Setup of job 101:
==> flow/design.v <==
module JAM (
input CLK,
input RST,
output reg [2:0] W,
output reg [2:0] J,
input [6:0] Cost,
output reg [3:0] MatchCount,
output reg [9:0] MinCost,
output reg Valid );
reg [2:0] n_state;
reg [2:0] c_state;
reg [2:0] max_index;
reg [2:0] max;
reg [2:0] sortlist [0:7];
reg directions [0:7];
reg sortable;
reg [2:0] list_index;
reg [9:0] cost_sum;
reg [9:0] cost_min;
parameter IDLE          = 3'd0,
          CAL_COST      = 3'd1,
          MIN_CONFIRM   = 3'd2,
          MOVE          = 3'd3,
          FIN           = 3'd4
;
always@(posedge CLK or posedge RST) begin
    if (RST) c_state <= IDLE;
    else c_state <= n_state;
end
always@(*) begin
    case(c_state)
        IDLE : n_state = CAL_COST;
        CAL_COST : n_state = (W == 3'd7) ? MIN_CONFIRM : c_state;
        MIN_CONFIRM : n_state = MOVE;
        MOVE : n_state = (sortable == 1'b0) ? FIN : CAL_COST;
        default : n_state = c_state;
    endcase
end
always @(posedge CLK or posedge RST) begin
    if(RST) list_index <= 3'd0;
    else if(n_state == CAL_COST) list_index <= list_index + 3'd1;
    else list_index <= 3'd0;
end
always @(posedge CLK or posedge RST) begin
    if(RST)begin
        sortlist[0] <= 3'd0;
        sortlist[1] <= 3'd1;
        sortlist[2] <= 3'd2;
        sortlist[3] <= 3'd3;
        sortlist[4] <= 3'd4;
        sortlist[5] <= 3'd5;
        sortlist[6] <= 3'd6;
        sortlist[7] <= 3'd7;
    end
    else if(c_state == MOVE && sortable == 1'b1)begin
        if(directions[sortlist[max_index]] == 1'b0)begin
            sortlist[max_index] <= sortlist[max_index-1];
            sortlist[max_index-1] <= sortlist[max_index];
        end
        else if(directions[sortlist[max_index]] == 1'b1)begin
            sortlist[max_index] <= sortlist[max_index+1];
            sortlist[max_index+1] <= sortlist[max_index];
        end
    end
end
always @(posedge CLK or posedge RST) begin
    if(RST)begin
        directions[0] <= 1'b0;
        directions[1] <= 1'b0;
        directions[2] <= 1'b0;
        directions[3] <= 1'b0;
        directions[4] <= 1'b0;
        directions[5] <= 1'b0;
        directions[6] <= 1'b0;
        directions[7] <= 1'b0;
    end
    else if(c_state == MOVE && sortable == 1'b1)begin
        directions[sortlist[0]] <= (sortlist[max_index] < sortlist[0]) ? ~directions[sortlist[0]] : directions[sortlist[0]];
        directions[sortlist[1]] <= (sortlist[max_index] < sortlist[1]) ? ~directions[sortlist[1]] : directions[sortlist[1]];
        directions[sortlist[2]] <= (sortlist[max_index] < sortlist[2]) ? ~directions[sortlist[2]] : directions[sortlist[2]];
        directions[sortlist[3]] <= (sortlist[max_index] < sortlist[3]) ? ~directions[sortlist[3]] : directions[sortlist[3]];
        directions[sortlist[4]] <= (sortlist[max_index] < sortlist[4]) ? ~directions[sortlist[4]] : directions[sortlist[4]];
        directions[sortlist[5]] <= (sortlist[max_index] < sortlist[5]) ? ~directions[sortlist[5]] : directions[sortlist[5]];
        directions[sortlist[6]] <= (sortlist[max_index] < sortlist[6]) ? ~directions[sortlist[6]] : directions[sortlist[6]];
        directions[sortlist[7]] <= (sortlist[max_index] < sortlist[7]) ? ~directions[sortlist[7]] : directions[sortlist[7]];
    end
end
always @(*) begin
    begin
        max_index = 3'd0;
        max = 3'd0;
        if(max < sortlist[0] && (directions[sortlist[0]] == 1'b1 && sortlist[0] > sortlist[1]))begin
            max = sortlist[0];
            max_index = 3'd0;
        end
        if(max < sortlist[1] &&((directions[sortlist[1]] == 1'b0 && sortlist[1] > sortlist[0])||(directions[sortlist[1]] == 1'b1 && sortlist[1] > sortlist[2])))begin
            max = sortlist[1];
            max_index = 3'd1;
        end
        if(max < sortlist[2] &&((directions[sortlist[2]] == 1'b0 && sortlist[2] > sortlist[1])||(directions[sortlist[2]] == 1'b1 && sortlist[2] > sortlist[3])))begin
            max = sortlist[2];
            max_index = 3'd2;
        end
        if(max < sortlist[3] &&((directions[sortlist[3]] == 1'b0 && sortlist[3] > sortlist[2])||(directions[sortlist[3]] == 1'b1 && sortlist[3] > sortlist[4])))begin
            max = sortlist[3];
            max_index = 3'd3;
        end
        if(max < sortlist[4] &&((directions[sortlist[4]] == 1'b0 && sortlist[4] > sortlist[3])||(directions[sortlist[4]] == 1'b1 && sortlist[4] > sortlist[5])))begin
            max = sortlist[4];
            max_index = 3'd4;
        end
        if(max < sortlist[5] &&((directions[sortlist[5]] == 1'b0 && sortlist[5] > sortlist[4])||(directions[sortlist[5]] == 1'b1 && sortlist[5] > sortlist[6])))begin
            max = sortlist[5];
            max_index = 3'd5;
        end
        if(max < sortlist[6] &&((directions[sortlist[6]] == 1'b0 && sortlist[6] > sortlist[5])||(directions[sortlist[6]] == 1'b1 && sortlist[6] > sortlist[7])))begin
            max = sortlist[6];
            max_index = 3'd6;
        end
        if(max < sortlist[7] &&((directions[sortlist[7]] == 1'b0 && sortlist[7] > sortlist[6])))begin
            max = sortlist[7];
            max_index = 3'd7;
        end
    end
end
always @(*) begin
    sortable = 1'b0;
    sortable = ( directions[sortlist[0]] == 1'b1 && sortlist[0] > sortlist[1]) ? 1'b1 : sortable;
    sortable = ((directions[sortlist[1]] == 1'b0 && sortlist[1] > sortlist[0])||(directions[sortlist[1]] == 1'b1 && sortlist[1] > sortlist[2])) ? 1'b1 : sortable;
    sortable = ((directions[sortlist[2]] == 1'b0 && sortlist[2] > sortlist[1])||(directions[sortlist[2]] == 1'b1 && sortlist[2] > sortlist[3])) ? 1'b1 : sortable;
    sortable = ((directions[sortlist[3]] == 1'b0 && sortlist[3] > sortlist[2])||(directions[sortlist[3]] == 1'b1 && sortlist[3] > sortlist[4])) ? 1'b1 : sortable;
    sortable = ((directions[sortlist[4]] == 1'b0 && sortlist[4] > sortlist[3])||(directions[sortlist[4]] == 1'b1 && sortlist[4] > sortlist[5])) ? 1'b1 : sortable;
    sortable = ((directions[sortlist[5]] == 1'b0 && sortlist[5] > sortlist[4])||(directions[sortlist[5]] == 1'b1 && sortlist[5] > sortlist[6])) ? 1'b1 : sortable;
    sortable = ((directions[sortlist[6]] == 1'b0 && sortlist[6] > sortlist[5])||(directions[sortlist[6]] == 1'b1 && sortlist[6] > sortlist[7])) ? 1'b1 : sortable;
    sortable = ( directions[sortlist[7]] == 1'b0 && sortlist[7] > sortlist[6]) ? 1'b1 : sortable;
end
always @(posedge CLK or posedge RST) begin
    if(RST) W <= 3'd0;
    else if(c_state == CAL_COST) W <= list_index;
end
always @(*) begin
    J = sortlist[W];
end
always @(posedge CLK or posedge RST) begin
    if(RST) cost_sum <= 10'd0;
    else if(c_state == CAL_COST) cost_sum <= cost_sum + Cost;
    else cost_sum <= 10'd0;
end
always @(posedge CLK or posedge RST) begin
    if(RST) cost_min <= 10'd1023;
    else if(c_state == MIN_CONFIRM) cost_min <= (cost_min > cost_sum) ? cost_sum : cost_min;
end
always @(posedge CLK or posedge RST) begin
    if(RST) MinCost <= 10'd0;
    else if(c_state == FIN) MinCost <= cost_min;
end
always @(posedge CLK or posedge RST) begin
    if(RST) MatchCount <= 4'd0;
    else if(c_state == MIN_CONFIRM)begin
        if(cost_min > cost_sum) MatchCount <= 4'd1;
        else if(cost_min == cost_sum) MatchCount <= MatchCount + 4'd1;
    end
end
always @(posedge CLK or posedge RST) begin
    if(RST) Valid <= 1'b0;
    else if(c_state == FIN) Valid <= 1'b1;
end
endmodule
==> flow/config.mk <==
export PLATFORM = sky130hd
export DESIGN_NAME = JAM
export DESIGN_NICKNAME = JAM
export VERILOG_FILES = /design/flow/design.v
export SDC_FILE = /design/flow/constraint.sdc
export NUM_CORES = 4
export LEC_CHECK = 0
export CAP_MARGIN = 20
export CORE_MARGIN = 2
export CORE_UTILIZATION = 72
export CTS_CLUSTER_SIZE = 20
export GPL_ROUTABILITY_DRIVEN = 0
export PLACE_DENSITY_LB_ADDON = 0.0
export SETUP_SLACK_MARGIN = 1.82
export SLEW_MARGIN = 20
==> flow/constraint.sdc <==
create_clock -name core_clock -period 6.24 [get_ports {CLK}]
set_input_delay 1.2480 -clock core_clock [delete_from_list [all_inputs] [get_ports {CLK}]]
set_output_delay 1.2480 -clock core_clock [all_outputs]
set_load 0.01 [all_outputs]
run.sh (not shown) runs the stock make flow with config.mk's settings and CLKGATE_MAP_FILE=.
Job 101 never completed; the flow aborted with a tool error in 4_1_cts.
Here is what was changed in the inputs of job 102 compared with job 101.
Settings: a deleted PLACE_DENSITY_LB_ADDON that had been 0.0; a change of CORE_UTILIZATION from 72 to 61; a deleted GPL_ROUTABILITY_DRIVEN that had been 0; a deleted CTS_CLUSTER_SIZE that had been 20; a deleted SETUP_SLACK_MARGIN that had been 1.82; a change of the clock period (ns, I/O delays scaled along) from 6.24 to 8.65.
[summary]
Job 102 | ERROR | 5_1_grt. Floorplan die area went up by more than 10% going from job 101 to job 102. Against job 101, job 102 comes in 8.3% higher on die outline height. Diff job 101..job 102 | average cell area after synthesis | negligible. As far as synthesized cell count is concerned, job 102 and job 101 perform about the same.
Input-level comparison between job 103 and job 102:
Settings: a change of CORE_UTILIZATION from 61 to 65; an added ABC_AREA of 1; an added TNS_END_PERCENT of 5; a change of the clock period (ns, I/O delays scaled along) from 8.65 to 11.7.
Findings:
As of job 103, final weighted congestion in routability-driven placement had risen slightly compared to job 102.
Job 103 went all the way through the flow, and no timing, DRC or antenna check failed.
[job 103 vs job 102] share of the core filled by cells before placement: higher in job 103
The final reports for job 103 and job 102 show floorplan core area lower in the former.
Number of resized instances in the post-cts repair step: job 103 < job 102
Job 103 gives more cell count in the Yosys report than job 102 did.
